==> design.v <==
module MAC_Unit #(parameter WIDTH=32) (
    input logic clk,
    input logic reset,
    input  logic [WIDTH-1:0] a,
    input  logic [WIDTH-1:0] b,
    output logic [WIDTH*2-1:0] result
);
    logic [WIDTH-1:0] a_reg, b_reg;
    logic [WIDTH*2-1:0] mult_result;  
    always_ff@(posedge clk or posedge reset) begin
        if (reset) begin
            a_reg <= '0;
            b_reg <= '0;
            mult_result <= '0;
            result <= '0;
        end else begin
            a_reg <= a;
            b_reg <= b;
            mult_result <= a_reg * b_reg;  
            result <= mult_result + result;  
        end 
    end
endmodule
==> run.sh <==
#!/bin/bash
# the make line also repeats each setting of config.mk as NAME=value (left out here)
make -C /OpenROAD-flow-scripts/flow DESIGN_CONFIG=/design/flow/config.mk WORK_HOME=/design/flow/orfs CLKGATE_MAP_FILE= finish
==> config.mk <==
export PLATFORM = sky130hd
export DESIGN_NAME = MAC_Unit
export DESIGN_NICKNAME = MAC_Unit
export VERILOG_FILES = /design/flow/design.v
export SDC_FILE = /design/flow/constraint.sdc
export NUM_CORES = 4
export LEC_CHECK = 0
export CAP_MARGIN = 15
export CELL_PAD_IN_SITES_GLOBAL_PLACEMENT = 0
export CORE_ASPECT_RATIO = 0.72
export CORE_MARGIN = 2
export CORE_UTILIZATION = 71
export CTS_CLUSTER_DIAMETER = 354
export GPL_ROUTABILITY_DRIVEN = 1
export GPL_TIMING_DRIVEN = 1
export MAX_ROUTING_LAYER = met4
export MIN_ROUTING_LAYER = met1
export SETUP_SLACK_MARGIN = 0.86
export SLEW_MARGIN = 20
==> constraint.sdc <==
create_clock -name core_clock -period 6.77 [get_ports {clk}]
set_input_delay 1.3540 -clock core_clock [delete_from_list [all_inputs] [get_ports {clk}]]
set_output_delay 1.3540 -clock core_clock [all_outputs]
set_load 0.01 [all_outputs]
==> results.yml, run 1 <==
# implementation run metrics
status:
  status: "finished with violations"
  so_faults: "setup timing"
yosys:
  synthTopLogicFamily: "adder cells"
  mux_share: 0.000239
  edf_count: 0
  flop_cell: "dfrtp_1"
  topCellsByArea: "fa_1 43%, dfrtp_1 11%, ha_1 9.7%"
  synth_cells: 4432
  ys_cells: 4432
  ys_warn_count: 1
  ys_types: 76
  synthesis.area_mm2: 0.0420
  synthAdderAreaFrac: 0.525
  ys_sh_xor: 0.0259
  avgSynthCellArea_um2: 9.47
  ys_sh_simple: 0.162
  ys_area_mm2: 0.0420
  aoi_share: 0.0692
  yosys-top-cells-count: "921 x inv_1, 897 x fa_1, 637 x and2_1"
  ys.flops: 192
  yosysMostFrequentCell: "inv_1"
  syn-num-nets: 5721
  synth_seq_share: 0.114
  async_flop_share: 1.00
  top_area_frac: 0.428
  yosysTopAreaCell: "fa_1"
cells_and_area:
  fin_nets: 6093
  fin_util: 0.851
  area_growth_pct: 18.3
final_timing:
  hold_viol: 0
  finalSetupViolCount: 39
  post-route-period-util: 1.13
  fin_tns_setup_ns: -22.90
  worstMarginPinSlew_ns: 0.812
  slew_headroom: 0.451
  timing.fmax_mhz: 130
  period_needed_ns: 7.68
  finalWorstSetupSlack_ns: -0.912
  rsz0062_at_grt: "yes"
  skew_ns: 0.0162
  slew_violations: 0
hold_path:
  min_path_cells: 1
  hold-path-endpoint: "result[0]"
  worstHoldPathType: "reg2reg"
  hold_start: "mult_result[0]"
critical_path:
  cpLargestDelayFamily: "adder cells"
  crit_top_cell: "fa_1"
  cp.arrival_ns: 8.08
  critPathRequiredTime_ns: 7.17
  crit_slowest_cell: "fa_2"
  cpPeakStageDelay_ns: 0.63
  r2r_cells: 27
  end_kind: "flop"
  regToRegSetupSlack_ns: -0.91
  worst-path-buf-inv: 8
  crit_type: "reg2reg"
  path_max_fanout: 6
  cp-start-kind: "flop"
  r2r_end: "mult_result[58]"
  critPathCapture: "mult_result[58]"
  worstReg2RegStart: "b_reg[4]"
  cp-startpoint: "b_reg[4]"
  cp.depth: 27
clock_network:
  hold_buffers: 0
  path_clk_slew_ns: 0.09
  clock_sinks: 192
  cts_buffer_depth: 2
  numCtsBuffers: 17
  clock_latency_ns: 0.52
  root_buffer: "clkbuf_16"
  htreeDepth: 4
  cts_tree: "built"
drt:
  wl_per_cell_um: 21.2
  vias_per_cell: 5.88
  dr_total_vias: 32800
  drt_iter0_drc: 2937
  drcViolationCount: 0
  routed_wl_um: 118000
  ant_nets: 0
  drtPass1Iterations: 5
run:
  warning_count: 33
  maxCapViolations: 0
global_routing:
  grt_overflow: 0
  antenna_found_initial: 2
  grt_pass1_wl_um: 186000
  grt_pass1_vias: 35200
  grt_max_degree: 117
  grt_usage: 0.406
floorplan:
  die_w_um: 291
  placementRows: 75
  initCoreUtil: 0.719
  chipArea_mm2: 0.0611
  boundaryPins: 130
  coreArea_mm2: 0.0584
  die_h_um: 210
placement:
  routabilityCongestion: 0.973
  io_buffers: 129
  dp_hpwl_um: 90300
==> area by class of cell <==
type	count	area, µm²
repair buffers	580	5670
well taps	770	963
multi-input cells	3092	34200
flip-flops and latches	192	4830
clock buffers	18	439
clock inverters	14	141
fillers	3245	8710
diodes	2	5.00
inverters	921	3460
==> metrics by stage <==
| stage | setup WS, ns | std cells | hold WS, ns | area, µm² |
|---|---|---|---|---|
| floorplan | -0.172 | 4432 | 0.443 | 42300 |
| global placement | -0.736 | 5477 | 0.446 | 47000 |
| detailed placement | -0.851 | 5477 | 0.458 | 47000 |
| CTS | -0.620 | 5561 | 0.475 | 48900 |
| global route | -1.08 | 5589 | 0.497 | 49700 |
| finish | -0.912 | 5589 | 0.470 | 49700 |
==> routing by layer <==
| layer | track usage | share of wire |
|---|---|---|
| met2 | 0.639 | 0.48 |
| met4 | 0.185 | 0.055 |
| met1 | 0.520 | 0.37 |
| met3 | 0.0764 | 0.088 |
| met5 | - | 0 |
==> what timing repair did <==
action                     4_1_cts  5_1_grt
setup endpoints to repair       51       52
pin swaps                       95       87
gates resized                  218      134
gates cloned                     1        0
buffers inserted                51       26
==> inputs of run 2 (changes only) <==
- ABC_AREA: not set -> 0
- CAP_MARGIN: 15 -> 30
- CELL_PAD_IN_SITES_DETAIL_PLACEMENT: not set -> 0
- CELL_PAD_IN_SITES_GLOBAL_PLACEMENT: 0 -> not set
- CORE_ASPECT_RATIO: 0.72 -> 0.58
- CORE_UTILIZATION: 71 -> 65
- CTS_CLUSTER_DIAMETER: 354 -> not set
- CTS_CLUSTER_SIZE: not set -> 63
- GPL_ROUTABILITY_DRIVEN: 1 -> 0
- GPL_TIMING_DRIVEN: 1 -> 0
- PLACE_DENSITY_LB_ADDON: not set -> 0.04
- SETUP_SLACK_MARGIN: 0.86 -> not set
- TNS_END_PERCENT: not set -> 40
- clock period: 6.77 -> 12.6 ns (I/O delays scaled with it)
==> run 2 against run 1 <==
Against the previous run: the run now finishes clean; fmax fell by 17%; register-to-register slack improved by 4.3 ns; critical path depth fell by 4; via count rose by 2.1%; clock skew rose by 0.017 ns; sequential share of layout area rose by 0.85 points; flip-flop count did not move; clock-buffer cell count did not move; utilization fell by 13 points.
==> results.yml, run 2 <==
# implementation run metrics
floorplan:
  die_w_um: 338
  boundaryPins: 130
  die_h_um: 198
  coreArea_mm2: 0.0634
  placementRows: 70
  initCoreUtil: 0.662
  chipArea_mm2: 0.0667
global_routing:
  grt_pass1_vias: 33200
  grt_max_degree: 74
  grt_pass1_wl_um: 210000
  grt_usage: 0.457
  antenna_found_initial: 14
  grt_overflow: 0
yosys:
  synthesis.area_mm2: 0.0420
  syn-num-nets: 5721
  ys_types: 76
  top_area_frac: 0.428
  ys_sh_xor: 0.0259
  yosysTopAreaCell: "fa_1"
  ys_area_mm2: 0.0420
  flop_cell: "dfrtp_1"
  synthAdderAreaFrac: 0.525
  aoi_share: 0.0692
  yosysMostFrequentCell: "inv_1"
  ys_sh_simple: 0.162
  avgSynthCellArea_um2: 9.47
  ys.flops: 192
  edf_count: 0
  topCellsByArea: "fa_1 43%, dfrtp_1 11%, ha_1 9.7%"
  yosys-top-cells-count: "921 x inv_1, 897 x fa_1, 637 x and2_1"
  synth_seq_share: 0.114
  synth_cells: 4432
  synthTopLogicFamily: "adder cells"
  mux_share: 0.000239
  ys_warn_count: 1
  async_flop_share: 1.00
  ys_cells: 4432
clock_network:
  clock_sinks: 192
  hold_buffers: 0
  cts_tree: "built"
  htreeDepth: 4
  ctsResizeCount: 0
  root_buffer: "clkbuf_16"
  clock_latency_ns: 0.54
  path_clk_slew_ns: 0.10
  numCtsBuffers: 17
  cts_buffer_depth: 2
  post_cts_buffers: 0
run:
  maxCapViolations: 0
  warning_count: 26
final_timing:
  slew_headroom: 0.180
  worstMarginPinSlew_ns: 1.23
  period_needed_ns: 9.26
  finalWorstSetupSlack_ns: 3.34
  post-route-period-util: 0.735
  timing.fmax_mhz: 108
  slew_violations: 0
  hold_viol: 0
  rsz0062_at_grt: "no"
  finalSetupViolCount: 0
  fin_tns_setup_ns: 0
  skew_ns: 0.0328
  whs_ns: 0.485
critical_path:
  crit_slowest_cell: "clkbuf_1"
  cp-startpoint: "a_reg[23]"
  cp.arrival_ns: 9.66
  cp.depth: 23
  cpPeakStageDelay_ns: 0.84
  r2r_cells: 23
  path_max_fanout: 10
  cpLargestDelayFamily: "adder cells"
  crit_chain: "clkbuf_1, nand2_1, fa_1, fa_1, fa_1, fa_1, inv_1, fa_1, fa_1, fa_1, fa_1, ha_1, clkbuf_1, a21oi_1, o21ai_0, a41oi_1, o31ai_1, nor3b_1, o31ai_2, nor4b_2, a31oi_1, o21bai_1, xor2_1"
  worst-path-buf-inv: 3
  worstReg2RegStart: "a_reg[23]"
  regToRegSetupSlack_ns: 3.34
  end_kind: "flop"
  crit_top_cell: "fa_1"
  crit_type: "reg2reg"
  critPathRequiredTime_ns: 13.01
  cp-start-kind: "flop"
  r2r_end: "mult_result[56]"
  critPathCapture: "mult_result[56]"
placement:
  place_inst: 5432
  dp_hpwl_um: 118000
  placed_area_mm2: 0.0445
  io_buffers: 129
  pre_cts_slack_ns: 3.75
drt:
  wl_met2_um: 54500
  topRoutingLayerUsed: "met4"
  drt_iter0_drc: 4275
  dr_total_vias: 33500
  drtPass1Iterations: 7
  vias_per_cell: 6.09
  drcViolationCount: 0
  wl_per_cell_um: 26.0
  met1_length_um: 54700
  routed_wl_um: 143000
  wl_met3_um: 26200
  ant_nets: 0
status:
  status: "timing/DRC/antenna clean"
hold_path:
  min_path_cells: 1
  worstHoldPathType: "reg2reg"
  hold_start: "mult_result[0]"
  hold-path-endpoint: "result[0]"
cells_and_area:
  layoutNonFillerInstCount: 5511
  final_area_mm2: 0.0455
  fin_nets: 5902
  logic_area_mm2: 0.0328
  nFillCells: 4951
  area_growth_pct: 8.34
  seqCellArea_mm2: 0.00480
run 2: cell type report:
cell class,count,area share
tap,864,0.0238
buffer,227,0.0189
multi-input combinational,3092,0.722
clock buffer,18,0.00966
timing repair buffer,162,0.0383
inverter,921,0.0762
sequential,192,0.106
clock inverter,14,0.00394
antenna,21,0.00116
run 2: stage by stage:
stage                     utilization
final                           0.717
after global routing            0.717
after CTS                       0.711
after detailed placement        0.701
after global placement          0.699
after floorplan                     -
run 2: per-layer routing:
layer  GRT usage  vias up
met5           -        -
met4       0.192        0
met3       0.242      526
met2       0.568     2684
met1       0.614    16700
li1            -    13700
==> inputs of run 3 (changes only) <==
- ABC_AREA: 0 -> not set
- CELL_PAD_IN_SITES_DETAIL_PLACEMENT: 0 -> not set
- CORE_ASPECT_RATIO: 0.58 -> not set
- CORE_UTILIZATION: 65 -> 72
- CTS_CLUSTER_SIZE: 63 -> not set
- GPL_ROUTABILITY_DRIVEN: 0 -> not set
- GPL_TIMING_DRIVEN: 0 -> not set
- HOLD_SLACK_MARGIN: not set -> 0.29
- MAX_ROUTING_LAYER: met4 -> not set
- MIN_ROUTING_LAYER: met1 -> not set
- PLACE_DENSITY_LB_ADDON: 0.04 -> 0.01
- SETUP_SLACK_MARGIN: not set -> 0.61
- TNS_END_PERCENT: 40 -> not set
- clock period: 12.6 -> 7.21 ns (I/O delays scaled with it)
==> run 3 against run 2 <==
Against the previous run: the layout now fails its checks (setup timing); cell count rose by 0.62%; synthesized cell count did not move; flip-flop count did not move; critical path depth rose by 5; wire length fell by 12%; hold slack improved by 0.018 ns; register-to-register slack got worse by 3.9 ns; clock-buffer cell count did not move; critical path type unchanged; critical endpoint unchanged; largest cell class unchanged; highest routed layer unchanged.
==> results.yml, run 3 <==
# implementation run metrics
status:
  status: "finished with violations"
  so_faults: "setup timing"
yosys:
  top_area_frac: 0.428
  async_flop_share: 1.00
  ys_sh_simple: 0.162
  yosysMostFrequentCell: "inv_1"
  aoi_share: 0.0692
  ys_warn_count: 1
  edf_count: 0
  synthesis.area_mm2: 0.0420
  synth_cells: 4432
  synthAdderAreaFrac: 0.525
  flop_cell: "dfrtp_1"
  avgSynthCellArea_um2: 9.47
  ys_cells: 4432
  topCellsByArea: "fa_1 43%, dfrtp_1 11%, ha_1 9.7%"
  synthTopLogicFamily: "adder cells"
  synth_seq_share: 0.114
  syn-num-nets: 5721
  mux_share: 0.000239
  ys_area_mm2: 0.0420
  ys_types: 76
  ys_sh_xor: 0.0259
  ys.flops: 192
  yosysTopAreaCell: "fa_1"
  yosys-top-cells-count: "921 x inv_1, 897 x fa_1, 637 x and2_1"
critical_path:
  r2r_cells: 28
  cpLargestDelayFamily: "adder cells"
  r2r_end: "mult_result[56]"
  crit_slowest_cell: "fa_1"
  critPathCapture: "mult_result[56]"
  worst-path-buf-inv: 8
  regToRegSetupSlack_ns: -0.57
  cp.depth: 28
  crit_top_cell: "fa_1"
  path_max_fanout: 5
  cp.arrival_ns: 8.22
  crit_type: "reg2reg"
  critPathRequiredTime_ns: 7.64
  worstReg2RegStart: "a_reg[11]"
  cp-start-kind: "flop"
  cpPeakStageDelay_ns: 0.55
  end_kind: "flop"
  cp-startpoint: "a_reg[11]"
run:
  maxCapViolations: 0
  warning_count: 30
floorplan:
  die_h_um: 245
  placementRows: 88
  chipArea_mm2: 0.0602
  initCoreUtil: 0.727
  coreArea_mm2: 0.0577
  boundaryPins: 130
  die_w_um: 245
drt:
  vias_per_cell: 6.05
  ant_nets: 0
  dr_total_vias: 33600
  drcViolationCount: 0
  drt_iter0_drc: 2944
  wl_per_cell_um: 22.6
  routed_wl_um: 125000
  drtPass1Iterations: 6
final_timing:
  rsz0062_at_grt: "yes"
  hold_viol: 0
  slew_headroom: 0.554
  post-route-period-util: 1.08
  worstMarginPinSlew_ns: 0.660
  timing.fmax_mhz: 129
  finalWorstSetupSlack_ns: -0.572
  slew_violations: 0
  skew_ns: 0.0292
  finalSetupViolCount: 29
  period_needed_ns: 7.78
cells_and_area:
  fin_util: 0.855
  layoutNonFillerInstCount: 5545
  fin_nets: 6050
  area_growth_pct: 17.5
clock_network:
  cts_tree: "built"
  path_clk_slew_ns: 0.11
  hold_buffers: 0
  clock_latency_ns: 0.53
  clock_sinks: 192
  root_buffer: "clkbuf_16"
  htreeDepth: 4
  cts_buffer_depth: 2
  numCtsBuffers: 17
hold_path:
  min_path_cells: 1
  hold-path-endpoint: "result[0]"
  hold_start: "mult_result[0]"
  worstHoldPathType: "reg2reg"
placement:
  place_inst: 5433
  dp_hpwl_um: 93200
  routabilityCongestion: 0.981
  io_buffers: 129
global_routing:
  grt_overflow: 0
  grt_pass1_vias: 36300
  grt_usage: 0.414
  grt_pass1_wl_um: 189000
  antenna_found_initial: 4
  grt_max_degree: 96
run 3: through the flow:
| stage | instance area (µm²) | setup TNS (ns) | setup slack [ns] | hold slack, ns |
|---|---|---|---|---|
| global route | 49300 | -13.00 | -0.695 | 0.532 |
| floorplan | 42300 | 0 | 0.267 | 0.443 |
| global placement | 46600 | -4.40 | -0.414 | 0.448 |
| finish | 49300 | -9.25 | -0.572 | 0.503 |
| detailed placement | 46600 | -6.36 | -0.483 | 0.484 |
| CTS | 48700 | -2.44 | -0.246 | 0.505 |
run 3: per-layer routing:
layer | wire length, µm | global-route usage | vias to the layer above | part of all wire
met5 | 0 | 0 | - | 0
met4 | 12300 | 0.312 | 0 | 0.098
met3 | 11700 | 0.0917 | 842 | 0.094
met2 | 60800 | 0.693 | 2059 | 0.49
met1 | 40500 | 0.467 | 16700 | 0.32
li1 | - | - | 13900 | -
run 3: final cells by class:
class,count,area (µm²)
inverters,921,3460
flip-flops and latches,192,4830
repair buffers,537,5340
diodes,6,15.0
clock buffers,18,429
well taps,765,957
fillers,3119,8380
multi-input cells,3092,34100
clock inverters,14,185
run 3: repair_timing:
item / CTS / global route
endpoints found under the setup margin: 44 / 47
resized: 241 / 99
buffers inserted: 47 / 22
cloned: 0 / 5
pin swaps: 154 / 84
==> inputs of run 4 (changes only) <==
- CAP_MARGIN: 30 -> 20
- CORE_UTILIZATION: 72 -> 15
- HOLD_SLACK_MARGIN: 0.29 -> not set
- PLACE_DENSITY_LB_ADDON: 0.01 -> not set
- SETUP_SLACK_MARGIN: 0.61 -> not set
- clock period: 7.21 -> 11.9 ns (I/O delays scaled with it)
==> run 4 against run 3 <==
Against the previous run: the run now finishes clean; non-clock buffer count decreased by 355; area after synthesis unchanged; fmax decreased by 8.8%; clock skew is 0.010 ns higher; global-route usage shrank 32 points; utilization decreased by 68 points; design area decreased by 2.4%; flip-flop count stayed put; sequential share of layout area rose by 0.25 points; synthesized cell count did not move; register-to-register slack gained 3.9 ns.
==> results.yml, run 4 <==
# implementation run metrics
final_timing:
  finalSetupViolCount: 0
  rsz0062_at_grt: "no"
  skew_ns: 0.0397
  period_needed_ns: 8.54
  timing.fmax_mhz: 117
  worstMarginPinSlew_ns: 1.04
  slew_headroom: 0.300
  fin_tns_setup_ns: 0
  hold_viol: 0
  slew_violations: 0
  post-route-period-util: 0.717
  finalWorstSetupSlack_ns: 3.36
critical_path:
  crit_type: "reg2reg"
  crit_top_cell: "fa_1"
  cpLargestDelayFamily: "adder cells"
  cp.arrival_ns: 8.96
  critPathCapture: "mult_result[61]"
  cpPeakStageDelay_ns: 0.94
  r2r_end: "mult_result[61]"
  r2r_cells: 24
  path_max_fanout: 32
  worst-path-buf-inv: 4
  regToRegSetupSlack_ns: 3.36
  critPathRequiredTime_ns: 12.32
  cp.depth: 24
  cp-startpoint: "a_reg[22]"
  crit_slowest_cell: "dfrtp_2"
  worstReg2RegStart: "a_reg[22]"
  cp-start-kind: "flop"
  crit_chain: "and2_1, fa_1, fa_1, fa_1, inv_1, fa_1, inv_1, fa_1, fa_1, fa_1, inv_1, fa_1, inv_1, ha_1, a21oi_1, o21ai_1, a31oi_1, a21oi_1, o41ai_4, o41ai_2, a211oi_2, o21ai_1, a31oi_1, xnor2_1"
  end_kind: "flop"
placement:
  io_buffers: 129
  pre_cts_slack_ns: 3.49
  dp_hpwl_um: 101000
  place_inst: 8111
  routabilityCongestion: 0.861
clock_network:
  cts_buffer_depth: 2
  hold_buffers: 0
  post_cts_buffers: 0
  ctsResizeCount: 0
  clock_latency_ns: 0.56
  numCtsBuffers: 17
  root_buffer: "clkbuf_16"
  htreeDepth: 4
  path_clk_slew_ns: 0.09
  clock_sinks: 192
  cts_tree: "built"
floorplan:
  coreArea_mm2: 0.279
  initCoreUtil: 0.150
  boundaryPins: 130
  die_w_um: 533
  chipArea_mm2: 0.284
  placementRows: 194
  die_h_um: 533
cells_and_area:
  seqCellArea_mm2: 0.00483
  nFillCells: 31100
  logic_area_mm2: 0.0328
  fin_nets: 5695
  area_growth_pct: 14.7
  layoutNonFillerInstCount: 8149
yosys:
  mux_share: 0.000239
  ys_area_mm2: 0.0420
  ys_sh_xor: 0.0259
  ys.flops: 192
  synth_seq_share: 0.114
  ys_sh_simple: 0.162
  edf_count: 0
  yosysTopAreaCell: "fa_1"
  avgSynthCellArea_um2: 9.47
  synthesis.area_mm2: 0.0420
  synthTopLogicFamily: "adder cells"
  yosys-top-cells-count: "921 x inv_1, 897 x fa_1, 637 x and2_1"
  synthAdderAreaFrac: 0.525
  yosysMostFrequentCell: "inv_1"
  top_area_frac: 0.428
  ys_cells: 4432
  flop_cell: "dfrtp_1"
  synth_cells: 4432
  aoi_share: 0.0692
  async_flop_share: 1.00
  ys_warn_count: 1
  ys_types: 76
  syn-num-nets: 5721
  topCellsByArea: "fa_1 43%, dfrtp_1 11%, ha_1 9.7%"
drt:
  routed_wl_um: 128000
  drt_iter0_drc: 1899
  drtPass1Iterations: 5
  vias_per_cell: 3.64
  drcViolationCount: 0
  wl_per_cell_um: 15.7
  ant_nets: 0
  dr_total_vias: 29600
global_routing:
  antenna_found_initial: 5
  grt_pass1_wl_um: 199000
  grt_overflow: 0
  grt_usage: 0.0921
  grt_pass1_vias: 31800
  grt_max_degree: 79
hold_path:
  hold_start: "mult_result[0]"
  worstHoldPathType: "reg2reg"
  min_path_cells: 1
  hold-path-endpoint: "result[0]"
status:
  status: "timing/DRC/antenna clean"
run:
  warning_count: 26
  maxCapViolations: 0
-- run 4: area by class of cell --
cell class	count	area share
clock inverters	13	0.00400
repair buffers	182	0.0351
diodes	6	0.000312
multi-input cells	3092	0.682
clock buffers	19	0.00920
flip-flops and latches	192	0.100
inverters	921	0.0720
well taps	3724	0.0968
-- run 4: per-stage QoR --
step	utilization	area (µm²)	hold slack, ns
after floorplan	-	42000	0.443
after global placement	0.170	47500	0.448
after detailed placement	0.170	47500	0.460
after CTS	0.173	48100	0.477
after global routing	0.173	48100	0.503
final	0.173	48100	0.469
-- run 4: metal layers --
metal	routed length [µm]	vias to the layer above	part of all wire	GRT usage
li1	-	13200	-	-
met4	3150	0	0.025	0.0245
met1	54200	15400	0.42	0.118
met2	62100	882	0.48	0.154
met5	0	-	0	0
met3	8730	139	0.068	0.0215
==> inputs of run 5 (changes only) <==
- ABC_AREA: not set -> 1
- CAP_MARGIN: 20 -> 35
- CELL_PAD_IN_SITES_DETAIL_PLACEMENT: not set -> 1
- CELL_PAD_IN_SITES_GLOBAL_PLACEMENT: not set -> 0
- CORE_ASPECT_RATIO: not set -> 1.28
- CORE_MARGIN: 2 -> 10
- CORE_UTILIZATION: 15 -> 52
- CTS_CLUSTER_DIAMETER: not set -> 354
- CTS_CLUSTER_SIZE: not set -> 29
- GPL_ROUTABILITY_DRIVEN: not set -> 0
- GPL_TIMING_DRIVEN: not set -> 1
- HOLD_SLACK_MARGIN: not set -> -0.02
- MAX_ROUTING_LAYER: not set -> met5
- MIN_ROUTING_LAYER: not set -> met2
- PLACE_DENSITY_LB_ADDON: not set -> 0.01
- SETUP_SLACK_MARGIN: not set -> 1.01
- SLEW_MARGIN: 20 -> 40
- TNS_END_PERCENT: not set -> 80
- clock period: 11.9 -> 10.7 ns (I/O delays scaled with it)
==> run 5 against run 4 <==
Against the previous run: critical endpoint is now mult_result[43]; sequential share of layout area is 0.32 points lower; highest routed layer is now met5; synthesized cell count up 47%; via count increased by 87%.
==> results.yml, run 5 <==
# implementation run metrics
final_timing:
  slew_violations: 0
  fin_tns_setup_ns: 0
  whs_ns: 0.476
  hold_viol: 0
  rsz0062_at_grt: "no"
  slew_headroom: 0.382
  skew_ns: 0.0323
  timing.fmax_mhz: 126
  period_needed_ns: 7.95
  post-route-period-util: 0.743
  finalSetupViolCount: 0
  worstMarginPinSlew_ns: 0.926
yosys:
  edf_count: 0
  syn-num-nets: 7793
  yosysTopAreaCell: "fa_1"
  synth_seq_share: 0.102
  aoi_share: 0.0116
  synthesis.area_mm2: 0.0469
  ys_cells: 6504
  synth_cells: 6504
  ys.flops: 192
  top_area_frac: 0.383
  ys_warn_count: 1
  yosysMostFrequentCell: "nand2_1"
  avgSynthCellArea_um2: 7.22
  ys_area_mm2: 0.0469
  ys_sh_xor: 0.0127
  ys_types: 23
  mux_share: 0
  synthTopLogicFamily: "adder cells"
  topCellsByArea: "fa_1 38%, nand2_1 17%, inv_1 17%"
  synthAdderAreaFrac: 0.470
  flop_cell: "dfrtp_1"
  async_flop_share: 1.00
  yosys-top-cells-count: "2176 x nand2_1, 2126 x inv_1, 897 x fa_1"
  ys_sh_simple: 0.218
placement:
  dp_hpwl_um: 132000
  io_buffers: 129
critical_path:
  cpLargestDelayFamily: "adder cells"
  path_max_fanout: 20
  crit_slowest_cell: "dfrtp_2"
  end_kind: "flop"
  cp.depth: 24
  critPathCapture: "mult_result[43]"
  r2r_end: "mult_result[43]"
  r2r_cells: 24
  crit_chain: "buf_4, nand2_1, fa_1, fa_1, fa_1, fa_1, fa_1, inv_1, fa_1, fa_1, inv_1, fa_1, inv_1, ha_1, nand2_1, inv_1, nand2_1, nand2_1, a21oi_1, nand3_2, nand3_1, nand2_1, nand2_1, nand2_1"
  crit_top_cell: "fa_1"
  cpPeakStageDelay_ns: 0.92
  cp-start-kind: "flop"
  crit_type: "reg2reg"
  critPathRequiredTime_ns: 11.14
  regToRegSetupSlack_ns: 2.75
  cp.arrival_ns: 8.39
  cp-startpoint: "a_reg[7]"
  worstReg2RegStart: "a_reg[7]"
  worst-path-buf-inv: 5
drt:
  drt_iter0_drc: 13400
  dr_total_vias: 55400
  wl_per_cell_um: 22.5
  ant_nets: 0
  routed_wl_um: 174000
  drcViolationCount: 0
  drtPass1Iterations: 15
  vias_per_cell: 7.17
hold_path:
  hold_start: "mult_result[0]"
  min_path_cells: 1
  worstHoldPathType: "reg2reg"
  hold-path-endpoint: "result[0]"
clock_network:
  clock_sinks: 192
  cts_buffer_depth: 2
  htreeDepth: 4
  ctsResizeCount: 0
  numCtsBuffers: 17
  hold_buffers: 0
  path_clk_slew_ns: 0.12
  cts_tree: "built"
  clock_latency_ns: 0.59
  root_buffer: "clkbuf_16"
  post_cts_buffers: 0
global_routing:
  grt_pass1_vias: 64800
  antenna_found_initial: 2
  grt_usage: 0.510
  grt_max_degree: 101
  grt_pass1_wl_um: 266000
  grt_overflow: 0
floorplan:
  die_h_um: 360
  die_w_um: 286
  initCoreUtil: 0.525
  chipArea_mm2: 0.103
  placementRows: 124
  boundaryPins: 130
  coreArea_mm2: 0.0894
run:
  maxCapViolations: 0
  warning_count: 30
status:
  status: "timing/DRC/antenna clean"
cells_and_area:
  fin_nets: 7801
  nFillCells: 11800
  area_growth_pct: 6.83
  fin_util: 0.561
==> run 5: metal layers <==
layer  share of wire  track usage  wire, µm
met5          0.0089        0.168      1550
met4            0.16        0.196     28500
met3            0.35        0.593     61000
met2            0.48        0.625     82900
met1               0            -         0
==> run 5: final cells by class <==
| cell class | instances | area (µm²) | share of cell area |
|---|---|---|---|
| Antenna cell | 13 | 32.5 | 0.000649 |
| Clock buffer | 17 | 425 | 0.00849 |
| Clock inverter | 15 | 208 | 0.00414 |
| Inverter | 2127 | 8000 | 0.160 |
| Multi-Input combinational cell | 3993 | 33400 | 0.667 |
| Sequential cell | 192 | 4870 | 0.0971 |
| Tap cell | 1197 | 1500 | 0.0299 |
| Timing Repair Buffer | 181 | 1690 | 0.0336 |
==> run 5: through the flow <==
stage,std cells,setup WS [ns],cell area (µm²)
floorplan,6504,3.33,46900
global placement,7690,3.23,49400
detailed placement,7690,3.18,49400
CTS,7722,3.15,50100
global route,7728,2.78,50100
finish,7735,2.75,50100
==> inputs of run 6 (changes only) <==
- ABC_AREA: 1 -> not set
- CELL_PAD_IN_SITES_DETAIL_PLACEMENT: 1 -> not set
- CELL_PAD_IN_SITES_GLOBAL_PLACEMENT: 0 -> 1
- CORE_MARGIN: 10 -> 2
- CORE_UTILIZATION: 52 -> 24
- CTS_CLUSTER_SIZE: 29 -> not set
- GPL_ROUTABILITY_DRIVEN: 0 -> 1
- GPL_TIMING_DRIVEN: 1 -> 0
- HOLD_SLACK_MARGIN: -0.02 -> not set
- MAX_ROUTING_LAYER: met5 -> met4
- PLACE_DENSITY: not set -> 0.73
- PLACE_DENSITY_LB_ADDON: 0.01 -> not set
- SLEW_MARGIN: 40 -> 20
- TNS_END_PERCENT: 80 -> not set
- clock period: 10.7 -> 8.31 ns (I/O delays scaled with it)
==> run 6 against run 5 <==
Against the previous run: setup slack got worse by 2.5 ns; synthesized cell count fell by 32%; wire length rose by 17%; utilization fell by 26 points; critical path depth rose by 3; critical endpoint is now mult_result[63].
==> results.yml, run 6 <==
# implementation run metrics
status:
  status: "timing/DRC/antenna clean"
floorplan:
  coreArea_mm2: 0.174
  chipArea_mm2: 0.178
  placementRows: 173
  boundaryPins: 130
  die_w_um: 374
  initCoreUtil: 0.242
  die_h_um: 477
global_routing:
  grt_overflow: 0
  grt_pass1_wl_um: 281000
  grt_max_degree: 80
  antenna_found_initial: 13
  grt_pass1_vias: 52300
  grt_usage: 0.362
critical_path:
  crit_top_cell: "fa_1"
  crit_slowest_cell: "fa_1"
  r2r_end: "mult_result[63]"
  cp.depth: 27
  path_max_fanout: 10
  worstReg2RegStart: "a_reg[1]"
  end_kind: "flop"
  r2r_cells: 27
  critPathCapture: "mult_result[63]"
  regToRegSetupSlack_ns: 0.25
  cpPeakStageDelay_ns: 0.70
  critPathRequiredTime_ns: 8.81
  cp-start-kind: "flop"
  crit_type: "reg2reg"
  worst-path-buf-inv: 7
  cpLargestDelayFamily: "adder cells"
  cp.arrival_ns: 8.55
  cp-startpoint: "a_reg[1]"
yosys:
  async_flop_share: 1.00
  synthesis.area_mm2: 0.0420
  yosysTopAreaCell: "fa_1"
  ys_sh_xor: 0.0259
  topCellsByArea: "fa_1 43%, dfrtp_1 11%, ha_1 9.7%"
  ys_sh_simple: 0.162
  avgSynthCellArea_um2: 9.47
  ys_warn_count: 1
  flop_cell: "dfrtp_1"
  ys_area_mm2: 0.0420
  ys_types: 76
  synth_cells: 4432
  synthAdderAreaFrac: 0.525
  mux_share: 0.000239
  top_area_frac: 0.428
  edf_count: 0
  yosysMostFrequentCell: "inv_1"
  yosys-top-cells-count: "921 x inv_1, 897 x fa_1, 637 x and2_1"
  synth_seq_share: 0.114
  ys_cells: 4432
  aoi_share: 0.0692
  synthTopLogicFamily: "adder cells"
  syn-num-nets: 5721
  ys.flops: 192
drt:
  vias_per_cell: 6.25
  dr_total_vias: 44900
  drtPass1Iterations: 20
  routed_wl_um: 204000
  wl_per_cell_um: 28.4
  drcViolationCount: 0
  ant_nets: 0
  drt_iter0_drc: 7921
final_timing:
  slew_violations: 0
  finalSetupViolCount: 0
  post-route-period-util: 0.970
  hold_viol: 0
  slew_headroom: 0.354
  whs_ns: 0.479
  rsz0062_at_grt: "yes"
  worstMarginPinSlew_ns: 0.969
  skew_ns: 0.0271
  period_needed_ns: 8.06
  timing.fmax_mhz: 124
clock_network:
  cts_tree: "built"
  path_clk_slew_ns: 0.09
  clock_latency_ns: 0.57
  hold_buffers: 0
  htreeDepth: 4
  numCtsBuffers: 17
  root_buffer: "clkbuf_16"
  clock_sinks: 192
  cts_buffer_depth: 2
cells_and_area:
  final_area_mm2: 0.0515
  fin_nets: 6062
  area_growth_pct: 22.7
placement:
  placed_area_mm2: 0.0471
  routabilityCongestion: 1.02
  io_buffers: 129
  dp_hpwl_um: 165000
run:
  maxCapViolations: 0
  warning_count: 28
hold_path:
  hold-path-endpoint: "result[0]"
  worstHoldPathType: "reg2reg"
  min_path_cells: 1
  hold_start: "mult_result[0]"
## run 6: what timing repair did
| action | 4_1_cts | 5_1_grt |
|---|---|---|
| hold endpoints to repair | 0 | 0 |
| setup buffers | 83 | 36 |
| resized | 581 | 215 |
| pin swaps | 137 | 88 |
| endpoints found under the setup margin | 44 | 42 |
| gates cloned | 1 | 1 |
## run 6: layout make-up
class	instances	area, µm²
fillers	18600	122000
multi-input cells	3092	33900
flip-flops and latches	192	4880
inverters	921	3480
repair buffers	322	3320
well taps	2275	2850
plain buffers	227	2170
clock buffers	19	443
diodes	125	313
clock inverters	13	151
## run 6: metrics by stage
step	cells	util	TNS (ns)	setup slack [ns]
floorplan	4432	-	0	1.09
global placement	6836	0.266	-439.26	-2.17
detailed placement	6907	0.271	-12.56	-1.05
CTS	7023	0.289	0	0.368
global route	7088	0.295	0	0.130
finish	7186	0.297	0	0.253
## run 6: metal layers
layer	routed length [µm]	GRT usage	part of all wire	vias up
li1	-	-	-	14000
met1	0	-	0	16000
met2	103000	0.419	0.50	13400
met3	79100	0.442	0.39	1552
met4	22600	0.108	0.11	0
met5	0	-	0	-
==> inputs of run 7 (changes only) <==
- ABC_AREA: not set -> 0
- CAP_MARGIN: 35 -> 20
- CELL_PAD_IN_SITES_GLOBAL_PLACEMENT: 1 -> not set
- CORE_ASPECT_RATIO: 1.28 -> 0.5
- CORE_UTILIZATION: 24 -> 72
- CTS_CLUSTER_DIAMETER: 354 -> 376
- CTS_CLUSTER_SIZE: not set -> 98
- GPL_ROUTABILITY_DRIVEN: 1 -> not set
- GPL_TIMING_DRIVEN: 0 -> not set
- HOLD_SLACK_MARGIN: not set -> -0.08
- MAX_ROUTING_LAYER: met4 -> not set
- MIN_ROUTING_LAYER: met2 -> not set
- PLACE_DENSITY: 0.73 -> not set
- SETUP_SLACK_MARGIN: 1.01 -> 1.04
- TNS_END_PERCENT: not set -> 5
- clock period: 8.31 -> 4.88 ns (I/O delays scaled with it)
==> run 7 against run 6 <==
Against the previous run: the layout now fails its checks (setup timing); highest routed layer is now met5; via count decreased by 26%; largest cell class unchanged; cell count decreased by 22%.
==> results.yml, run 7 <==
# implementation run metrics
status:
  status: "finished with violations"
  so_faults: "setup timing"
yosys:
  top_area_frac: 0.428
  async_flop_share: 1.00
  topCellsByArea: "fa_1 43%, dfrtp_1 11%, ha_1 9.7%"
  mux_share: 0.000239
  yosys-top-cells-count: "921 x inv_1, 897 x fa_1, 637 x and2_1"
  aoi_share: 0.0692
  synth_cells: 4432
  synthTopLogicFamily: "adder cells"
  ys_sh_xor: 0.0259
  yosysTopAreaCell: "fa_1"
  syn-num-nets: 5721
  synth_seq_share: 0.114
  synthAdderAreaFrac: 0.525
  ys_area_mm2: 0.0420
  synthesis.area_mm2: 0.0420
  ys_warn_count: 1
  edf_count: 0
  ys_sh_simple: 0.162
  ys_cells: 4432
  yosysMostFrequentCell: "inv_1"
  flop_cell: "dfrtp_1"
  ys_types: 76
  avgSynthCellArea_um2: 9.47
  ys.flops: 192
critical_path:
  r2r_end: "mult_result[30]"
  r2r_cells: 29
  path_max_fanout: 10
  critPathCapture: "mult_result[30]"
  cp.arrival_ns: 7.80
  critPathRequiredTime_ns: 5.29
  crit_type: "reg2reg"
  cp-startpoint: "b_reg[5]"
  crit_top_cell: "fa_1"
  crit_slowest_cell: "fa_1"
  cpLargestDelayFamily: "adder cells"
  worst-path-buf-inv: 9
  end_kind: "flop"
  cp-start-kind: "flop"
  cp.depth: 29
  cpPeakStageDelay_ns: 0.56
  worstReg2RegStart: "b_reg[5]"
  regToRegSetupSlack_ns: -2.51
drt:
  drcViolationCount: 0
  antenna_cells: 0
  drtPass1Iterations: 6
  wl_per_cell_um: 21.9
  vias_per_cell: 5.97
  ant_nets: 0
  dr_total_vias: 33300
  drt_iter0_drc: 3255
  routed_wl_um: 122000
global_routing:
  grt_pass1_wl_um: 195000
  grt_max_degree: 114
  antenna_found_initial: 1
  grt_overflow: 0
  grt_usage: 0.422
  grt_pass1_vias: 36800
clock_network:
  root_buffer: "clkbuf_16"
  cts_tree: "built"
  clock_sinks: 192
  numCtsBuffers: 17
  hold_buffers: 0
  path_clk_slew_ns: 0.08
  cts_buffer_depth: 2
  htreeDepth: 4
  clock_latency_ns: 0.52
final_timing:
  slew_headroom: 0.432
  hold_viol: 0
  finalSetupViolCount: 55
  finalWorstSetupSlack_ns: -2.51
  fin_tns_setup_ns: -106.97
  skew_ns: 0.0194
  period_needed_ns: 7.39
  slew_violations: 0
  post-route-period-util: 1.52
  timing.fmax_mhz: 135
  worstMarginPinSlew_ns: 0.852
  rsz0062_at_grt: "yes"
floorplan:
  initCoreUtil: 0.730
  boundaryPins: 130
  die_w_um: 345
  placementRows: 62
  coreArea_mm2: 0.0575
  die_h_um: 175
  chipArea_mm2: 0.0603
cells_and_area:
  area_growth_pct: 17.1
  nFillCells: 3086
  fin_util: 0.855
  fin_nets: 6092
hold_path:
  min_path_cells: 1
  hold-path-endpoint: "result[0]"
  worstHoldPathType: "reg2reg"
  hold_start: "mult_result[0]"
run:
  maxCapViolations: 0
  warning_count: 34
placement:
  routabilityCongestion: 0.961
  io_buffers: 129
  dp_hpwl_um: 98900
[run 7: metal layers]
metal  part of all wire  wire (µm)  GRT usage  vias up
met5            0.00016         20          0        -
met4              0.055       6710      0.211        2
met3               0.10      12700     0.0955      524
met2               0.46      56600      0.673     1949
met1               0.38      46100      0.552    16900
li1                   -          -          -    14000
[run 7: final cells by class]
cell class / instances / area [µm²] / share of cell area
sequential: 192 / 4820 / 0.0981
clock buffer: 18 / 429 / 0.00873
timing repair buffer: 579 / 5460 / 0.111
tap: 768 / 961 / 0.0196
clock inverter: 14 / 189 / 0.00384
multi-input combinational: 3092 / 33800 / 0.688
inverter: 921 / 3460 / 0.0705
[run 7: per-stage QoR]
stage	instance area [µm²]	setup WS (ns)	hold slack [ns]	std cells
final	49100	-2.51	0.479	5584
after global routing	49100	-2.74	0.495	5584
after CTS	48900	-2.39	0.484	5577
after detailed placement	47400	-2.67	0.466	5530
after global placement	47400	-2.49	0.452	5530
after floorplan	42300	-2.06	0.443	4432
[run 7: timing repair]
item / CTS / global route
setup endpoints to repair: 59 / 61
pin swaps: 52 / 17
gates resized: 119 / 44
buffers inserted: 15 / 6
cloned: 0 / 1
==> inputs of run 8 (changes only) <==
- ABC_AREA: 0 -> not set
- CORE_ASPECT_RATIO: 0.5 -> not set
- CORE_UTILIZATION: 72 -> 40
- CTS_CLUSTER_DIAMETER: 376 -> not set
- CTS_CLUSTER_SIZE: 98 -> not set
- HOLD_SLACK_MARGIN: -0.08 -> not set
- SETUP_SLACK_MARGIN: 1.04 -> -0.26
- TNS_END_PERCENT: 5 -> not set
- clock period: 4.88 -> 8.79 ns (I/O delays scaled with it)
==> run 8 against run 7 <==
Against the previous run: the run now finishes clean; clock-buffer cell count is the same; sequential share of layout area grew 0.70 points; cell count grew 5.1%; setup slack gained 2.9 ns; critical endpoint is now mult_result[59]; critical path depth shrank 4; via count shrank 11%; design area shrank 7.0%; utilization shrank 41 points.
==> results.yml, run 8 <==
# implementation run metrics
status:
  status: "timing/DRC/antenna clean"
cells_and_area:
  fin_nets: 5765
  area_growth_pct: 8.89
  logic_area_mm2: 0.0328
  nFillCells: 10100
  final_area_mm2: 0.0457
  fin_util: 0.440
  seqCellArea_mm2: 0.00480
  layoutNonFillerInstCount: 5870
drt:
  drt_iter0_drc: 1575
  ant_nets: 0
  vias_per_cell: 5.06
  wl_per_cell_um: 19.7
  routed_wl_um: 116000
  dr_total_vias: 29700
  drtPass1Iterations: 7
  drcViolationCount: 0
yosys:
  yosysMostFrequentCell: "inv_1"
  topCellsByArea: "fa_1 43%, dfrtp_1 11%, ha_1 9.7%"
  synth_seq_share: 0.114
  aoi_share: 0.0692
  yosys-top-cells-count: "921 x inv_1, 897 x fa_1, 637 x and2_1"
  avgSynthCellArea_um2: 9.47
  yosysTopAreaCell: "fa_1"
  async_flop_share: 1.00
  ys_cells: 4432
  ys_sh_xor: 0.0259
  synthAdderAreaFrac: 0.525
  synth_cells: 4432
  top_area_frac: 0.428
  ys_area_mm2: 0.0420
  synthTopLogicFamily: "adder cells"
  ys.flops: 192
  ys_sh_simple: 0.162
  ys_types: 76
  mux_share: 0.000239
  edf_count: 0
  flop_cell: "dfrtp_1"
  ys_warn_count: 1
  synthesis.area_mm2: 0.0420
  syn-num-nets: 5721
placement:
  placed_area_mm2: 0.0451
  io_buffers: 129
  dp_hpwl_um: 95800
  routabilityCongestion: 0.874
  place_inst: 5837
final_timing:
  period_needed_ns: 8.36
  slew_headroom: 0.317
  post-route-period-util: 0.951
  worstMarginPinSlew_ns: 1.03
  skew_ns: 0.0266
  hold_viol: 0
  rsz0062_at_grt: "no"
  finalSetupViolCount: 0
  fin_tns_setup_ns: 0
  timing.fmax_mhz: 120
  slew_violations: 0
critical_path:
  cpPeakStageDelay_ns: 0.94
  worstReg2RegStart: "a_reg[12]"
  critPathCapture: "mult_result[59]"
  cp-startpoint: "a_reg[12]"
  crit_type: "reg2reg"
  cpLargestDelayFamily: "adder cells"
  cp-start-kind: "flop"
  cp.depth: 25
  cp.arrival_ns: 8.82
  crit_slowest_cell: "dfrtp_1"
  worst-path-buf-inv: 5
  r2r_end: "mult_result[59]"
  crit_top_cell: "fa_1"
  regToRegSetupSlack_ns: 0.43
  critPathRequiredTime_ns: 9.25
  path_max_fanout: 19
  r2r_cells: 25
  end_kind: "flop"
hold_path:
  worstHoldPathType: "reg2reg"
  hold_start: "mult_result[0]"
  hold-path-endpoint: "result[0]"
  min_path_cells: 1
floorplan:
  boundaryPins: 130
  die_w_um: 328
  initCoreUtil: 0.404
  coreArea_mm2: 0.104
  die_h_um: 328
  chipArea_mm2: 0.108
  placementRows: 118
global_routing:
  grt_usage: 0.226
  antenna_found_initial: 1
  grt_pass1_wl_um: 185000
  grt_pass1_vias: 32600
  grt_overflow: 0
  grt_max_degree: 105
clock_network:
  htreeDepth: 4
  numCtsBuffers: 17
  cts_buffer_depth: 2
  clock_sinks: 192
  root_buffer: "clkbuf_16"
  post_cts_buffers: 0
  clock_latency_ns: 0.55
  cts_tree: "built"
  ctsResizeCount: 0
  path_clk_slew_ns: 0.11
  hold_buffers: 0
run:
  warning_count: 29
  maxCapViolations: 0
-- run 8: layout make-up --
cell class              instances  share of cell area
diodes                          1           0.0000548
flip-flops and latches        192               0.105
well taps                    1380              0.0378
repair buffers                252              0.0496
clock inverters                14             0.00345
inverters                     921              0.0758
multi-input cells            3092               0.719
clock buffers                  18             0.00939
-- run 8: through the flow --
| stage | setup WS [ns] | hold slack [ns] |
|---|---|---|
| 2_1_floorplan | 1.57 | 0.443 |
| 3_3_place_gp | 0.619 | 0.447 |
| 3_5_place_dp | 0.522 | 0.453 |
| 4_1_cts | 0.443 | 0.471 |
| 5_1_grt | 0.0434 | 0.488 |
| 6_report | 0.430 | 0.465 |
-- run 8: per-layer routing --
metal,vias up,wire length [µm],global-route usage
li1,13300,-,-
met1,15600,46100,0.277
met2,653,60100,0.401
met3,184,4290,0.0269
met4,0,5270,0.0983
met5,-,0,0
==> inputs of run 9 (changes only) <==
- CAP_MARGIN: 20 -> 35
- CELL_PAD_IN_SITES_GLOBAL_PLACEMENT: not set -> 1
- CORE_ASPECT_RATIO: not set -> 1.28
- CORE_UTILIZATION: 40 -> 60
- CTS_CLUSTER_DIAMETER: not set -> 354
- GPL_ROUTABILITY_DRIVEN: not set -> 1
- GPL_TIMING_DRIVEN: not set -> 1
- MAX_ROUTING_LAYER: not set -> met4
- MIN_ROUTING_LAYER: not set -> met1
- PLACE_DENSITY: not set -> 0.39
- SETUP_SLACK_MARGIN: -0.26 -> 1.01
- clock period: 8.79 -> 5.65 ns (I/O delays scaled with it)
==> run 9 against run 8 <==
Against the previous run: now fails the layout checks on setup timing; fmax increased by 12%; global-route usage increased by 11 points; design area increased by 10%; setup slack got worse by 2.2 ns; cell count decreased by 1.6%; wire length decreased by 3.9%; first-iteration DRC count increased by 2.9%; synthesized cell count unchanged; utilization increased by 29 points; flip-flop count unchanged; clock skew decreased by 0.0024 ns; largest cell class unchanged.
==> results.yml, run 9 <==
# implementation run metrics
final_timing:
  worstMarginPinSlew_ns: 0.755
  skew_ns: 0.0241
  post-route-period-util: 1.32
  slew_violations: 0
  slew_headroom: 0.497
  finalSetupViolCount: 54
  rsz0062_at_grt: "yes"
  finalWorstSetupSlack_ns: -1.82
  timing.fmax_mhz: 134
  period_needed_ns: 7.47
  hold_viol: 0
global_routing:
  grt_pass1_vias: 34100
  antenna_found_initial: 3
  grt_overflow: 0
  grt_pass1_wl_um: 179000
  grt_max_degree: 85
  grt_usage: 0.331
run:
  warning_count: 31
  maxCapViolations: 0
clock_network:
  cts_tree: "built"
  root_buffer: "clkbuf_16"
  clock_latency_ns: 0.52
  clock_sinks: 192
  hold_buffers: 0
  numCtsBuffers: 17
  htreeDepth: 4
  cts_buffer_depth: 2
  path_clk_slew_ns: 0.09
drt:
  drt_iter0_drc: 1621
  vias_per_cell: 5.41
  wl_per_cell_um: 19.3
  routed_wl_um: 111000
  ant_nets: 0
  dr_total_vias: 31200
  drtPass1Iterations: 5
  drcViolationCount: 0
yosys:
  ys_sh_simple: 0.162
  synthesis.area_mm2: 0.0420
  syn-num-nets: 5721
  ys_warn_count: 1
  topCellsByArea: "fa_1 43%, dfrtp_1 11%, ha_1 9.7%"
  yosys-top-cells-count: "921 x inv_1, 897 x fa_1, 637 x and2_1"
  synthTopLogicFamily: "adder cells"
  flop_cell: "dfrtp_1"
  async_flop_share: 1.00
  aoi_share: 0.0692
  synth_cells: 4432
  yosysMostFrequentCell: "inv_1"
  top_area_frac: 0.428
  synthAdderAreaFrac: 0.525
  ys.flops: 192
  yosysTopAreaCell: "fa_1"
  ys_area_mm2: 0.0420
  ys_sh_xor: 0.0259
  synth_seq_share: 0.114
  avgSynthCellArea_um2: 9.47
  edf_count: 0
  ys_cells: 4432
  ys_types: 76
  mux_share: 0.000239
floorplan:
  initCoreUtil: 0.607
  chipArea_mm2: 0.0721
  coreArea_mm2: 0.0691
  boundaryPins: 130
  die_w_um: 238
  placementRows: 109
  die_h_um: 303
critical_path:
  crit_type: "reg2reg"
  critPathRequiredTime_ns: 6.07
  worstReg2RegStart: "a_reg[10]"
  cpPeakStageDelay_ns: 0.61
  cp-start-kind: "flop"
  r2r_end: "mult_result[63]"
  cp.arrival_ns: 7.89
  cp-startpoint: "a_reg[10]"
  regToRegSetupSlack_ns: -1.82
  worst-path-buf-inv: 10
  crit_top_cell: "fa_1"
  cpLargestDelayFamily: "adder cells"
  critPathCapture: "mult_result[63]"
  path_max_fanout: 7
  end_kind: "flop"
  cp.depth: 30
  r2r_cells: 30
  crit_slowest_cell: "fa_1"
hold_path:
  hold-path-endpoint: "result[0]"
  min_path_cells: 1
  worstHoldPathType: "reg2reg"
  hold_start: "mult_result[0]"
cells_and_area:
  final_area_mm2: 0.0504
  fin_nets: 6159
  layoutNonFillerInstCount: 5775
  area_growth_pct: 20.0
status:
  so_faults: "setup timing"
  status: "finished with violations"
placement:
  placed_area_mm2: 0.0477
  io_buffers: 129
  routabilityCongestion: 0.940
  place_inst: 5669
  dp_hpwl_um: 94400
## run 9: layout make-up
type	instances	area, µm²
repair buffers	646	6100
well taps	888	1110
multi-input cells	3092	34300
diodes	4	10.0
flip-flops and latches	192	4840
clock inverters	15	166
clock buffers	17	425
inverters	921	3460
fillers	5203	18800
## run 9: what timing repair did
action	4_1_cts	5_1_grt
pin swaps	103	119
gates cloned	3	1
endpoints found under the setup margin	56	56
gates resized	186	161
buffers inserted	37	29
## run 9: per-layer routing
metal	track usage	up-vias	part of all wire
li1	-	14100	-
met1	0.429	16000	0.42
met2	0.539	925	0.49
met3	0.0606	178	0.063
met4	0.0933	0	0.025
met5	-	-	0
## run 9: stage by stage
stage / utilization / TNS, ns / hold WS [ns] / worst slack (ns)
after floorplan: - / -37.53 / 0.443 / -1.29
after global placement: 0.690 / -65.87 / 0.451 / -1.84
after detailed placement: 0.690 / -68.41 / 0.475 / -1.91
after global routing: 0.728 / -77.25 / 0.500 / -2.07
final: 0.728 / -66.64 / 0.486 / -1.82
after CTS: 0.715 / -62.57 / 0.495 / -1.78
==> inputs of run 10 (changes only) <==
- CAP_MARGIN: 35 -> 30
- CELL_PAD_IN_SITES_GLOBAL_PLACEMENT: 1 -> not set
- CORE_ASPECT_RATIO: 1.28 -> not set
- CORE_UTILIZATION: 60 -> 72
- CTS_CLUSTER_DIAMETER: 354 -> not set
- CTS_CLUSTER_SIZE: not set -> 54
- GPL_ROUTABILITY_DRIVEN: 1 -> not set
- GPL_TIMING_DRIVEN: 1 -> not set
- MAX_ROUTING_LAYER: met4 -> not set
- MIN_ROUTING_LAYER: met1 -> not set
- PLACE_DENSITY: 0.39 -> not set
- PLACE_DENSITY_LB_ADDON: not set -> 0.01
- SETUP_SLACK_MARGIN: 1.01 -> 1.39
- clock period: 5.65 -> 4.88 ns (I/O delays scaled with it)
==> run 10 against run 9 <==
Against the previous run: critical path type unchanged; flip-flop count is the same; largest cell class unchanged; highest routed layer is now met5; still fails the layout checks on setup timing; synthesized cell count did not move.
==> results.yml, run 10 <==
# implementation run metrics
yosys:
  mux_share: 0.000239
  async_flop_share: 1.00
  top_area_frac: 0.428
  aoi_share: 0.0692
  ys_warn_count: 1
  ys_area_mm2: 0.0420
  ys.flops: 192
  topCellsByArea: "fa_1 43%, dfrtp_1 11%, ha_1 9.7%"
  yosys-top-cells-count: "921 x inv_1, 897 x fa_1, 637 x and2_1"
  yosysTopAreaCell: "fa_1"
  syn-num-nets: 5721
  ys_types: 76
  ys_sh_simple: 0.162
  edf_count: 0
  yosysMostFrequentCell: "inv_1"
  synthesis.area_mm2: 0.0420
  avgSynthCellArea_um2: 9.47
  ys_sh_xor: 0.0259
  synthTopLogicFamily: "adder cells"
  flop_cell: "dfrtp_1"
  synth_seq_share: 0.114
  ys_cells: 4432
  synth_cells: 4432
  synthAdderAreaFrac: 0.525
placement:
  io_buffers: 129
  pre_cts_slack_ns: -2.83
  dp_hpwl_um: 92900
  routabilityCongestion: 0.967
  place_inst: 5520
clock_network:
  clock_latency_ns: 0.54
  clock_sinks: 192
  numCtsBuffers: 17
  path_clk_slew_ns: 0.10
  hold_buffers: 0
  cts_tree: "built"
  htreeDepth: 4
  root_buffer: "clkbuf_16"
  cts_buffer_depth: 2
critical_path:
  cp.arrival_ns: 8.60
  cpPeakStageDelay_ns: 1.00
  r2r_cells: 28
  worstReg2RegStart: "a_reg[4]"
  crit_type: "reg2reg"
  crit_slowest_cell: "fa_1"
  critPathRequiredTime_ns: 5.29
  cp.depth: 28
  critPathCapture: "mult_result[63]"
  cpLargestDelayFamily: "adder cells"
  cp-startpoint: "a_reg[4]"
  regToRegSetupSlack_ns: -3.31
  path_max_fanout: 4
  cp-start-kind: "flop"
  r2r_end: "mult_result[63]"
  crit_top_cell: "fa_1"
  worst-path-buf-inv: 8
  end_kind: "flop"
final_timing:
  finalWorstSetupSlack_ns: -3.31
  finalSetupViolCount: 56
  slew_headroom: 0.484
  fin_tns_setup_ns: -146.22
  hold_viol: 0
  slew_violations: 0
  skew_ns: 0.0373
  worstMarginPinSlew_ns: 0.773
  rsz0062_at_grt: "yes"
  post-route-period-util: 1.68
  period_needed_ns: 8.19
  timing.fmax_mhz: 122
global_routing:
  grt_overflow: 0
  grt_usage: 0.418
  gr-max-usage-layer: "met2"
  grt_pass1_vias: 36800
  grt_max_degree: 133
  grt_util_met2: 0.718
  grt_pass1_wl_um: 191000
  gr-usage-met3: 0.0704
  grt_util_met1: 0.481
  antenna_found_initial: 6
floorplan:
  initCoreUtil: 0.727
  die_h_um: 245
  die_w_um: 245
  placementRows: 88
  coreArea_mm2: 0.0577
  chipArea_mm2: 0.0602
  boundaryPins: 130
cells_and_area:
  fin_nets: 6162
  area_growth_pct: 20.5
  nFillCells: 2859
  layoutNonFillerInstCount: 5655
drt:
  vias_per_cell: 6.13
  drt_iter0_drc: 3243
  drcViolationCount: 0
  dr_total_vias: 34600
  ant_nets: 0
  wl_per_cell_um: 23.8
  drtPass1Iterations: 10
  routed_wl_um: 135000
hold_path:
  worstHoldPathType: "reg2reg"
  hold_start: "mult_result[0]"
  min_path_cells: 1
  hold-path-endpoint: "result[0]"
status:
  status: "finished with violations"
  so_faults: "setup timing"
run:
  warning_count: 32
  maxCapViolations: 0
run 10: metrics by stage:
step	hold slack (ns)	util	area [µm²]
after floorplan	0.443	-	42500
after global placement	0.455	0.823	47500
after detailed placement	0.473	0.823	47500
after CTS	0.492	0.857	49400
after global routing	0.509	0.876	50500
final	0.494	0.876	50500
run 10: cell type report:
class                   instances  area, µm²  area share
multi-input cells            3092      34500       0.682
clock inverters                13        123     0.00243
inverters                     921       3460      0.0685
diodes                          5       12.5    0.000248
well taps                     765        957      0.0189
repair buffers                649       6270       0.124
flip-flops and latches        192       4830      0.0955
clock buffers                  18        429     0.00849
run 10: timing repair:
item | CTS | global route
cloned | 0 | 1
setup buffers | 55 | 43
endpoints found under the setup margin | 62 | 69
pin swaps | 139 | 138
resized | 246 | 157
run 10: per-layer routing:
layer  share of wire  vias up
met5         0.00055        -
met4           0.095        4
met3            0.11      888
met2            0.48     2278
met1            0.32    17300
li1                -    14100
==> inputs of run 11 (changes only) <==
- ABC_AREA: not set -> 1
- CAP_MARGIN: 30 -> 5
- CELL_PAD_IN_SITES_DETAIL_PLACEMENT: not set -> 2
- CELL_PAD_IN_SITES_GLOBAL_PLACEMENT: not set -> 1
- CORE_ASPECT_RATIO: not set -> 0.92
- CORE_MARGIN: 2 -> 6
- CORE_UTILIZATION: 72 -> 40
- CTS_CLUSTER_SIZE: 54 -> not set
- PLACE_DENSITY_LB_ADDON: 0.01 -> 0.1
- SETUP_SLACK_MARGIN: 1.39 -> not set
- SLEW_MARGIN: 20 -> 35
- clock period: 4.88 -> 9.0 ns (I/O delays scaled with it)
==> run 11 against run 10 <==
Against the previous run: the run now finishes clean; clock skew is 0.013 ns lower; synthesized cell count increased by 47%; fmax rose by 1.5%; flip-flop count stayed put; non-clock buffer count is 420 lower; highest routed layer unchanged.
==> results.yml, run 11 <==
# implementation run metrics
status:
  status: "timing/DRC/antenna clean"
placement:
  place_inst: 8053
  routabilityCongestion: 0.912
  io_buffers: 129
  dp_hpwl_um: 169000
critical_path:
  r2r_end: "mult_result[34]"
  critPathCapture: "mult_result[34]"
  cp.arrival_ns: 8.46
  path_max_fanout: 17
  cp.depth: 25
  crit_type: "reg2reg"
  cp-start-kind: "flop"
  cpPeakStageDelay_ns: 0.92
  crit_top_cell: "fa_1"
  cpLargestDelayFamily: "adder cells"
  end_kind: "flop"
  worstReg2RegStart: "b_reg[13]"
  regToRegSetupSlack_ns: 0.93
  r2r_cells: 25
  crit_slowest_cell: "dfrtp_1"
  critPathRequiredTime_ns: 9.40
  cp-startpoint: "b_reg[13]"
  worst-path-buf-inv: 8
hold_path:
  hold_start: "result[0]"
  min_path_cells: 1
  worstHoldPathType: "reg2reg"
  hold-path-endpoint: "result[0]"
cells_and_area:
  fin_nets: 7849
  layoutNonFillerInstCount: 8086
  area_growth_pct: 8.39
final_timing:
  post-route-period-util: 0.896
  worstMarginPinSlew_ns: 1.04
  timing.fmax_mhz: 124
  skew_ns: 0.0246
  fin_tns_setup_ns: 0
  rsz0062_at_grt: "no"
  slew_headroom: 0.305
  period_needed_ns: 8.07
  hold_viol: 0
  finalSetupViolCount: 0
  slew_violations: 0
clock_network:
  root_buffer: "clkbuf_16"
  clock_sinks: 192
  numCtsBuffers: 17
  path_clk_slew_ns: 0.12
  cts_buffer_depth: 2
  htreeDepth: 4
  hold_buffers: 0
  ctsResizeCount: 0
  cts_tree: "built"
  clock_latency_ns: 0.56
  post_cts_buffers: 0
global_routing:
  grt_pass1_vias: 50000
  grt_pass1_wl_um: 304000
  antenna_found_initial: 11
  grt_overflow: 0
  grt_max_degree: 95
  grt_usage: 0.318
yosys:
  ys_area_mm2: 0.0469
  avgSynthCellArea_um2: 7.22
  yosysMostFrequentCell: "nand2_1"
  flop_cell: "dfrtp_1"
  topCellsByArea: "fa_1 38%, nand2_1 17%, inv_1 17%"
  ys_warn_count: 1
  ys_cells: 6504
  ys_sh_xor: 0.0127
  async_flop_share: 1.00
  syn-num-nets: 7793
  ys_types: 23
  synthesis.area_mm2: 0.0469
  synthAdderAreaFrac: 0.470
  ys.flops: 192
  yosys-top-cells-count: "2176 x nand2_1, 2126 x inv_1, 897 x fa_1"
  synth_cells: 6504
  ys_sh_simple: 0.218
  yosysTopAreaCell: "fa_1"
  top_area_frac: 0.383
  synthTopLogicFamily: "adder cells"
  edf_count: 0
  synth_seq_share: 0.102
  mux_share: 0
  aoi_share: 0.0116
drt:
  vias_per_cell: 5.13
  ant_nets: 0
  wl_per_cell_um: 24.6
  routed_wl_um: 199000
  drt_iter0_drc: 2111
  dr_total_vias: 41500
  drtPass1Iterations: 7
  drcViolationCount: 0
run:
  maxCapViolations: 0
  warning_count: 26
floorplan:
  initCoreUtil: 0.407
  boundaryPins: 130
  placementRows: 119
  die_w_um: 369
  coreArea_mm2: 0.115
  chipArea_mm2: 0.126
  die_h_um: 341
run 11: final cells by class:
type	instances	area (µm²)
diodes	1	2.50
clock buffers	17	425
clock inverters	15	236
fillers	13600	64500
inverters	2127	8000
multi-input cells	3993	33400
flip-flops and latches	192	4820
well taps	1512	1890
repair buffers	229	2070
run 11: routing by layer:
| layer | GRT usage | vias up | wire [µm] |
|---|---|---|---|
| li1 | - | 18000 | - |
| met1 | 0.390 | 21900 | 79500 |
| met2 | 0.571 | 1141 | 102000 |
| met3 | 0.0407 | 432 | 8900 |
| met4 | 0.123 | 8 | 8490 |
| met5 | 0 | - | 52 |
run 11: metrics by stage:
step / utilization / setup WS (ns) / hold WS [ns] / area (µm²)
3_5_place_dp: 0.435 / 1.09 / 0.537 / 50200
4_1_cts: 0.441 / 0.996 / 0.559 / 50800
3_3_place_gp: 0.435 / 1.34 / 0.521 / 50200
2_1_floorplan: - / 1.97 / 0.443 / 46900
5_1_grt: 0.441 / 0.770 / 0.568 / 50900
6_report: 0.441 / 0.934 / 0.546 / 50900
